run 1:
Design b58_cliky, start of the top module:
module b58_cliky
	(
		CLOCK_50,						 
    KEY,
    SW,
    HEX0, HEX1, HEX2, HEX3, HEX4, HEX5, HEX6, HEX7,
		PLOT_X,
		PLOT_Y,
		PLOT_COLOUR,
		PLOT_EN
	);
	input			CLOCK_50;				 
	input   [9:0]   SW;
	input   [3:0]   KEY;
    output 	[6:0]   HEX0, HEX1, HEX2, HEX3, HEX4, HEX5, HEX6, HEX7;
	output	[7:0]	PLOT_X;
	output	[7:0]	PLOT_Y;
	output	[2:0]	PLOT_COLOUR;
	output			PLOT_EN;
   wire resetn;
   assign resetn = SW[0];
	wire [2:0] colour;
	wire [7:0] x;
        wire [7:0] y;
	wire writeEn;
	assign PLOT_X = x;
	assign PLOT_Y = y;
	assign PLOT_COLOUR = colour;
	assign PLOT_EN = writeEn;
   wire [2:0] next_square, curr_square;
   wire [6:0] next_colour;
   wire [2:0] curr_colour;
   wire [3:0] next_mode, curr_mode;
   wire [15:0] score, high_score;
   wire [3:0] lives;
   wire times_up, have_pressed, correct_answer;
   wire [9:0] squares_drawn;
   wire [19:0] current_state, next_state;
   wire [4:0] pressed_key;
   top_clicky top(
  ...
Size: ~2600 cells after synthesis, roughly 220 flip-flops, roughly 19000 sq um of cells after synthesis.
export LEC_CHECK = 0
export ABC_AREA = 0
export CAP_MARGIN = 25
export CELL_PAD_IN_SITES_DETAIL_PLACEMENT = 1
export CELL_PAD_IN_SITES_GLOBAL_PLACEMENT = 1
export CORE_ASPECT_RATIO = 1.44
export CORE_MARGIN = 2
export CORE_UTILIZATION = 24
export GPL_ROUTABILITY_DRIVEN = 0
export GPL_TIMING_DRIVEN = 1
export HOLD_SLACK_MARGIN = 0.15
export MAX_ROUTING_LAYER = met4
export MIN_ROUTING_LAYER = met2
export PLACE_DENSITY_LB_ADDON = 0.26
export SLEW_MARGIN = 30
export TNS_END_PERCENT = 5
create_clock -name core_clock -period 8.95 [get_ports {CLOCK_50}]
run.sh (not shown) runs the stock make flow with config.mk's settings and CLKGATE_MAP_FILE=.
Run 1 finished all stages; however, its layout fails the closing checks, the failures being setup timing.
[inputs] run 2 vs run 1
Settings: setting PLACE_DENSITY to 0.6 for the first time; removing ABC_AREA (formerly 0); changing CORE_UTILIZATION from 24 to 40; removing GPL_TIMING_DRIVEN (formerly 1); removing MAX_ROUTING_LAYER (formerly met4); removing CELL_PAD_IN_SITES_GLOBAL_PLACEMENT (formerly 1); removing MIN_ROUTING_LAYER (formerly met2); removing TNS_END_PERCENT (formerly 5); changing CAP_MARGIN from 25 to 20; removing GPL_ROUTABILITY_DRIVEN (formerly 0); removing CORE_ASPECT_RATIO (formerly 1.44); removing PLACE_DENSITY_LB_ADDON (formerly 0.26); changing SLEW_MARGIN from 30 to 20; removing HOLD_SLACK_MARGIN (formerly 0.15); removing CELL_PAD_IN_SITES_DETAIL_PLACEMENT (formerly 1); changing the clock period (ns, I/O delays scaled along) from 8.95 to 15.2.
Run 2 went all the way through the flow, and no timing, DRC or antenna check failed. When the final numbers for run 2 and run 1 were put side by side, the count of buffering cells on the critical path with inverters included turned out to be smaller in run 2. Vertical extent of the die: run 2 < run 1. Looking only at top fanout value on the critical path, and setting everything else aside, the lower value of run 2 and run 1 goes to run 1.
Input changes introduced in run 3 (baseline for comparison: run 2):
Settings: swapping 0.6 for 0.66 in PLACE_DENSITY; swapping 40 for 69 in CORE_UTILIZATION; swapping 15.2 for 10.3 in the clock period (ns, I/O delays scaled along).
## What came out
Run 3 finished all stages; layout check result: FAIL, due to setup timing.
On required time of the worst setup path, the lower figure sits with run 3, not run 2.
Relative to run 2, count of clock buffers in the final design has gone down in run 3.
Cmp run 3 vs run 2: achievable frequency higher in run 3

---

Starting RTL as in the previous note.
clock: 11.6 ns
lec_check: 0
cap_margin: 20
core_margin: 2
core_utilization: 72
cts_cluster_diameter: 32
place_density: 0.64
setup_slack_margin: 2.59
slew_margin: 20
The baseline died in global routing (5_1_grt) (ODB-0269).
Then changed:
CTS_CLUSTER_DIAMETER = not set   (was 32)
PLACE_DENSITY = 0.66   (was 0.64)
SETUP_SLACK_MARGIN = not set   (was 2.59)
TNS_END_PERCENT = 5   (was not set)
clock period = 10.3 ns   (was 11.6 ns; I/O delays follow)
With this change the flow completed and failed the layout checks on setup timing.
Area after synthesis does not change.
Synthesized cell count does not change.
Die area is unchanged.
Then changed:
CORE_UTILIZATION = 59   (was 72)
PLACE_DENSITY = not set   (was 0.66)
TNS_END_PERCENT = not set   (was 5)
clock period = 8.44 ns   (was 10.3 ns; I/O delays follow)
The changed run finished with setup timing left.
Final area rose by a few percent.
Via count fell by roughly a tenth.
Global-route usage fell by 6.7 points.
Routed wire length fell by about a fifth.
Then changed:
CORE_UTILIZATION = 26   (was 59)
PLACE_DENSITY = 0.6   (was not set)
clock period = 15.2 ns   (was 8.44 ns; I/O delays follow)
With this change the flow completed with no timing, DRC or antenna violations.
Cell area shrinks by 14%.
Maximum frequency shrinks by 24%.
Wire length shrinks by 14%.
First-iteration DRC count shrinks by 37%.
Via count shrinks by 13%.
Clock power shrinks by 38%.
Synthesized area does not change.
Combinational power shrinks by 45%.
Utilization shrinks by 49 points.
Worst setup slack improved by 3.4 ns.
Power shrinks by 42%.

---

== build 41 ==
b58_cliky again, from the RTL that the note above started with.
export LEC_CHECK = 0
export ABC_AREA = 1
export CAP_MARGIN = 15
export CELL_PAD_IN_SITES_GLOBAL_PLACEMENT = 3
export CORE_MARGIN = 2
export CORE_UTILIZATION = 20
export GPL_ROUTABILITY_DRIVEN = 0
export GPL_TIMING_DRIVEN = 0
export HOLD_SLACK_MARGIN = 0.15
export MAX_ROUTING_LAYER = met4
export PLACE_DENSITY = 0.91
export SLEW_MARGIN = 0
export TNS_END_PERCENT = 40
create_clock -name core_clock -period 13.1 [get_ports {CLOCK_50}]
#### Input delta (build 75 over build 41)
Settings: clearing ABC_AREA, which used to be 1; clearing MAX_ROUTING_LAYER, which used to be met4; swapping 3 for 2 in CELL_PAD_IN_SITES_GLOBAL_PLACEMENT; clearing GPL_ROUTABILITY_DRIVEN, which used to be 0; swapping 0 for 1 in GPL_TIMING_DRIVEN; swapping 15 for 20 in CAP_MARGIN; clearing HOLD_SLACK_MARGIN, which used to be 0.15; swapping 0 for 20 in SLEW_MARGIN; clearing TNS_END_PERCENT, which used to be 40.
- Build 75 ended up with a higher normalized max-slew margin than build 41 did.
- Compared with build 41, met3 wire length in build 75 increased by more than 10%.
- Build 75 against build 41: cell area after layout stayed essentially flat, total via count in the routed design fell 279.
Here is what was changed in the inputs of build 74 compared with build 75.
Settings: changing CELL_PAD_IN_SITES_GLOBAL_PLACEMENT from 2 to 3; changing SLEW_MARGIN from 20 to 0; changing GPL_TIMING_DRIVEN from 1 to 0; removing PLACE_DENSITY (formerly 0.91); changing CAP_MARGIN from 20 to 25; setting MAX_ROUTING_LAYER to met4 for the first time; changing CORE_UTILIZATION from 20 to 24; setting GPL_ROUTABILITY_DRIVEN to 0 for the first time; setting TNS_END_PERCENT to 40 for the first time; setting ABC_AREA to 1 for the first time; setting PLACE_DENSITY_LB_ADDON to 0.26 for the first time; setting HOLD_SLACK_MARGIN to 0.15 for the first time.
## What came out
- Across build 75 and build 74, the outcome is the same: a clean finish for every run.
- Delta (build 74 minus build 75): non-clock buffer count saw a decrease, minimum setup slack after placement saw a decrease, total power saw an increase.
- Compared with build 75, in build 74 slack of the critical path has increased, critical path depth has increased.
Inputs modified between build 74 and build 68:
Settings: clearing TNS_END_PERCENT, which used to be 40; swapping 0 for 20 in SLEW_MARGIN; clearing GPL_TIMING_DRIVEN, which used to be 0; clearing PLACE_DENSITY_LB_ADDON, which used to be 0.26; clearing CELL_PAD_IN_SITES_GLOBAL_PLACEMENT, which used to be 3; clearing GPL_ROUTABILITY_DRIVEN, which used to be 0; clearing ABC_AREA, which used to be 1; putting PLACE_DENSITY at 0.66 where nothing was set; clearing HOLD_SLACK_MARGIN, which used to be 0.15; swapping 24 for 72 in CORE_UTILIZATION; clearing MAX_ROUTING_LAYER, which used to be met4; swapping 25 for 0 in CAP_MARGIN; swapping 13.1 for 10.3 in the clock period (ns, I/O delays scaled along).
### Flow results
Compared with build 74, total placed cells including tap cells in build 68 decreased by more than 10%.
Build 68 vs. build 74: AND-OR/OR-AND share of the synthesized area saw an increase, XOR/XNOR share of the synthesized area went up by 2.4 points.
Diff build 74 -> build 68 | synthesized cell count | down by more than 10%
Between build 74 and build 68, post-synthesis instance area increased.
Build 68: it failed with a tool error in global routing, so there are no final results.
Of build 74 and build 68, the run reporting the lower width of the die was build 68.
For build 15, these inputs were changed with respect to build 68:
Settings: clearing PLACE_DENSITY, which used to be 0.66; putting GPL_TIMING_DRIVEN at 1 where nothing was set; putting CELL_PAD_IN_SITES_GLOBAL_PLACEMENT at 0 where nothing was set; swapping 0 for 20 in CAP_MARGIN; swapping 72 for 68 in CORE_UTILIZATION; putting CTS_CLUSTER_DIAMETER at 30 where nothing was set.
## What came out
[build 15] flow finished | final checks: failed | reasons: setup timing
Comparing build 15 and build 68, the higher core outline area was measured on build 15.
There was hardly any difference in share of flip-flops with an asynchronous set or reset between build 68 and build 15.
On die boundary height: build 15 sits above build 68.
Sort build 15 and build 68 by number of placed instances with taps included asc -> top: build 68
Build 15 vs build 68 — weighted congestion reported at the end of routability-driven placement dropped by a few percent
[compare] base=build 68 new=build 15: area fraction in mux cells ~0 delta, pre-placement core utilization lost 4.3 points, floorplan row count went up by 2, die area rose by 1600 sq um, number of buffers inserted to repair setup after CTS climbed 2.
Status: cell area after placement parity (build 68, build 15)
[inputs] build 50 vs build 15
Settings: ABC_AREA: unset -> 1; CORE_UTILIZATION: 68 -> 70; CTS_CLUSTER_SIZE: unset -> 38; the clock period (ns, I/O delays scaled along): 10.3 -> 9.18.
- Each of build 50 and build 15 falls short of a clean finish.
- For build 50, the flow was terminated by a tool error in global routing and produced no final design.
- In build 50 relative to build 15, floorplan core area had gone down by a few percent.
- As of build 50, final weighted congestion in routability-driven placement had risen by a few percent compared to build 15.
- Summary of the comparison: placed cell count is higher in build 50, relative to build 15.

---

P:
Starting RTL as in the previous note.
clock: 9.03 ns
lec_check: 0
abc_area: 0
cap_margin: 20
cell_pad_in_sites_global_placement: 0
core_margin: 2
core_utilization: 65
cts_cluster_diameter: 57
gpl_timing_driven: 1
setup_slack_margin: 2.44
slew_margin: 20
P finished all stages; however, its layout fails the closing checks, the failures being negative setup slack.
Input-level comparison between Q and P:
==> flow/config.mk <==
export PLATFORM = sky130hd
export DESIGN_NAME = b58_cliky
export DESIGN_NICKNAME = b58_cliky
export VERILOG_FILES = /design/flow/design.v
export SDC_FILE = /design/flow/constraint.sdc
export NUM_CORES = 4
export LEC_CHECK = 0
export CAP_MARGIN = 20
export CORE_MARGIN = 2
export CORE_UTILIZATION = 40
export PLACE_DENSITY = 0.6
export SLEW_MARGIN = 20
==> flow/constraint.sdc <==
create_clock -name core_clock -period 16.0 [get_ports {CLOCK_50}]
set_input_delay 3.2000 -clock core_clock [delete_from_list [all_inputs] [get_ports {CLOCK_50}]]
set_output_delay 3.2000 -clock core_clock [all_outputs]
set_load 0.01 [all_outputs]
==> comparison <==
Of P and Q, only Q finishes the flow clean.
Ran to the end and failed final checks on negative setup slack: P.
Q against P; net switching power is down by more than a quarter.
Q vs. P: total power shrank by 0.0011 W, time the worst path needs with I/O delays and setup grew by 3.18 ns, combinational power shrank by 45%.
Edits applied to the flow inputs when going from Q to R:
-- flow/config.mk --
<<< Q, line 7
export LEC_CHECK = 0
export CAP_MARGIN = 20
export CORE_MARGIN = 2
export CORE_UTILIZATION = 40
export PLACE_DENSITY = 0.6
export SLEW_MARGIN = 20
>>> R, line 7
export LEC_CHECK = 0
export CAP_MARGIN = 20
export CORE_ASPECT_RATIO = 1.37
export CORE_MARGIN = 2
export CORE_UTILIZATION = 56
export CTS_CLUSTER_DIAMETER = 243
export MAX_ROUTING_LAYER = met4
export MIN_ROUTING_LAYER = met2
export PLACE_DENSITY_LB_ADDON = 0.2
export SLEW_MARGIN = 30
export TNS_END_PERCENT = 20
### Flow results
R | status: complete | timing, DRC, antenna: pass
Q → R: sequential share of layout area stayed essentially flat; global-route total usage across every layer rose by 28 points; final area fell by about 0.7%.
The worst hold slack across all endpoints in R sits 0.0069 ns above the value recorded for Q.
Compared with Q, R shows minimum clock period after layout higher by 0.32 ns.
Here is what was changed in the inputs of S compared with R.
==> flow/config.mk <==
export PLATFORM = sky130hd
export DESIGN_NAME = b58_cliky
export DESIGN_NICKNAME = b58_cliky
export VERILOG_FILES = /design/flow/design.v
export SDC_FILE = /design/flow/constraint.sdc
export NUM_CORES = 4
export LEC_CHECK = 0
export CAP_MARGIN = 20
export CORE_MARGIN = 2
export CORE_UTILIZATION = 60
export SLEW_MARGIN = 20
==> flow/constraint.sdc <==
create_clock -name core_clock -period 8.46 [get_ports {CLOCK_50}]
set_input_delay 1.6920 -clock core_clock [delete_from_list [all_inputs] [get_ports {CLOCK_50}]]
set_output_delay 1.6920 -clock core_clock [all_outputs]
set_load 0.01 [all_outputs]
Notes after the runs:
R reached the end of the flow, and the finished layout is clean on the timing, DRC and antenna checks. S finished all stages; layout check result: FAIL, due to negative setup slack. Count of pins over their slew limit: R vs S — no meaningful difference. Of S and R, the run reporting the higher register-to-register slack was R. Compared to R, the routing of S uses more wire. Comparing S with R, the sequential cell area in the final layout came out essentially unchanged. Summary — number of setup buffers added after CTS, S relative to R: higher, by 30. S vs. R: final critical-path share of the clock period went up by 29 points. Summary of S over R: arrival time reported for the critical path endpoint went down by 4.61 ns, simple logic cell fraction of the synthesized area flat, area of the multi-input gates increased 1000 um^2. Global routing usage on met3 for S: 49 points down relative to R. Of the two candidates, R has the better remaining max-slew budget at the tightest pin and S the worse one.
The inputs of T differ from those of S as listed below.
-- flow/config.mk --
<<< S, line 6
export NUM_CORES = 4
export LEC_CHECK = 0
export CAP_MARGIN = 20
export CORE_MARGIN = 2
export CORE_UTILIZATION = 60
export SLEW_MARGIN = 20
>>> T, line 6
export NUM_CORES = 4
export LEC_CHECK = 0
export CAP_MARGIN = 5
export CORE_MARGIN = 2
export CORE_UTILIZATION = 72
export CTS_CLUSTER_DIAMETER = 135
export SETUP_SLACK_MARGIN = 2.45
export SLEW_MARGIN = 20
Notes after the runs:
The remaining runs in S and T completed every stage, whereas T halted early.
Final checks on S, whose flow otherwise completed, came back failing, citing negative setup slack.
Compared with S, in T total die area now sits lower; final RePlAce weighted congestion +6.8%; number of buffers added on ports flat; number of gates resized after CTS higher.

---

Starting RTL as in the previous note.
make LEC_CHECK=0 CAP_MARGIN=20 CORE_ASPECT_RATIO=1.37 CORE_MARGIN=2 CORE_UTILIZATION=56 MIN_ROUTING_LAYER=met2 SLEW_MARGIN=30 TNS_END_PERCENT=20 finish   # period 16.0 ns
==> next run, changes <==
Settings changed: CAP_MARGIN 20 to 25, CORE_ASPECT_RATIO 1.37 to 1.52, CORE_MARGIN 2 to 5, CORE_UTILIZATION 56 to 40, HOLD_SLACK_MARGIN set to 0.14, MIN_ROUTING_LAYER met2 to not set, PLACE_DENSITY set to 0.6, SLEW_MARGIN 30 to 15, TNS_END_PERCENT 20 to not set.
Total power decreases by a few percent.
Routed wire length increases slightly.
Worst hold slack gains 9.8 ps.
Setup slack gets better by 110 ps.
Utilization goes down by 18 points.
Sequential share of layout area hardly moves.
==> next run, changes <==
Settings changed: CELL_PAD_IN_SITES_DETAIL_PLACEMENT set to 1, CORE_MARGIN 5 to 3, CORE_UTILIZATION 40 to 66, CTS_CLUSTER_DIAMETER set to 297, CTS_CLUSTER_SIZE set to 65, GPL_ROUTABILITY_DRIVEN set to 0, MAX_ROUTING_LAYER set to met5, MIN_ROUTING_LAYER set to met2, TNS_END_PERCENT set to 95.
Effect:
- The new run stopped in detailed placement (3_5_place_dp) with DPL-0033
- die size shrinks by 41%
- synthesized area is unchanged
- synthesized cell count does not change
==> next run, changes <==
Settings changed: CAP_MARGIN 25 to 20, CELL_PAD_IN_SITES_DETAIL_PLACEMENT 1 to not set, CORE_ASPECT_RATIO 1.52 to not set, CORE_MARGIN 3 to 2, CORE_UTILIZATION 66 to 52, CTS_CLUSTER_DIAMETER 297 to not set, CTS_CLUSTER_SIZE 65 to 92, GPL_ROUTABILITY_DRIVEN 0 to not set, HOLD_SLACK_MARGIN 0.14 to not set, MAX_ROUTING_LAYER met5 to not set, MIN_ROUTING_LAYER met2 to not set, SLEW_MARGIN 15 to 20, TNS_END_PERCENT 95 to not set.
Clock period 16.0 ns to 10.9 ns, I/O delays scaled along.
The new run produced a clean layout.
Synthesized cell count is unchanged.
Die area is higher by 23%.
Area after synthesis is unchanged.
Power figures rest on the tool's default switching activity, not on a simulated workload.
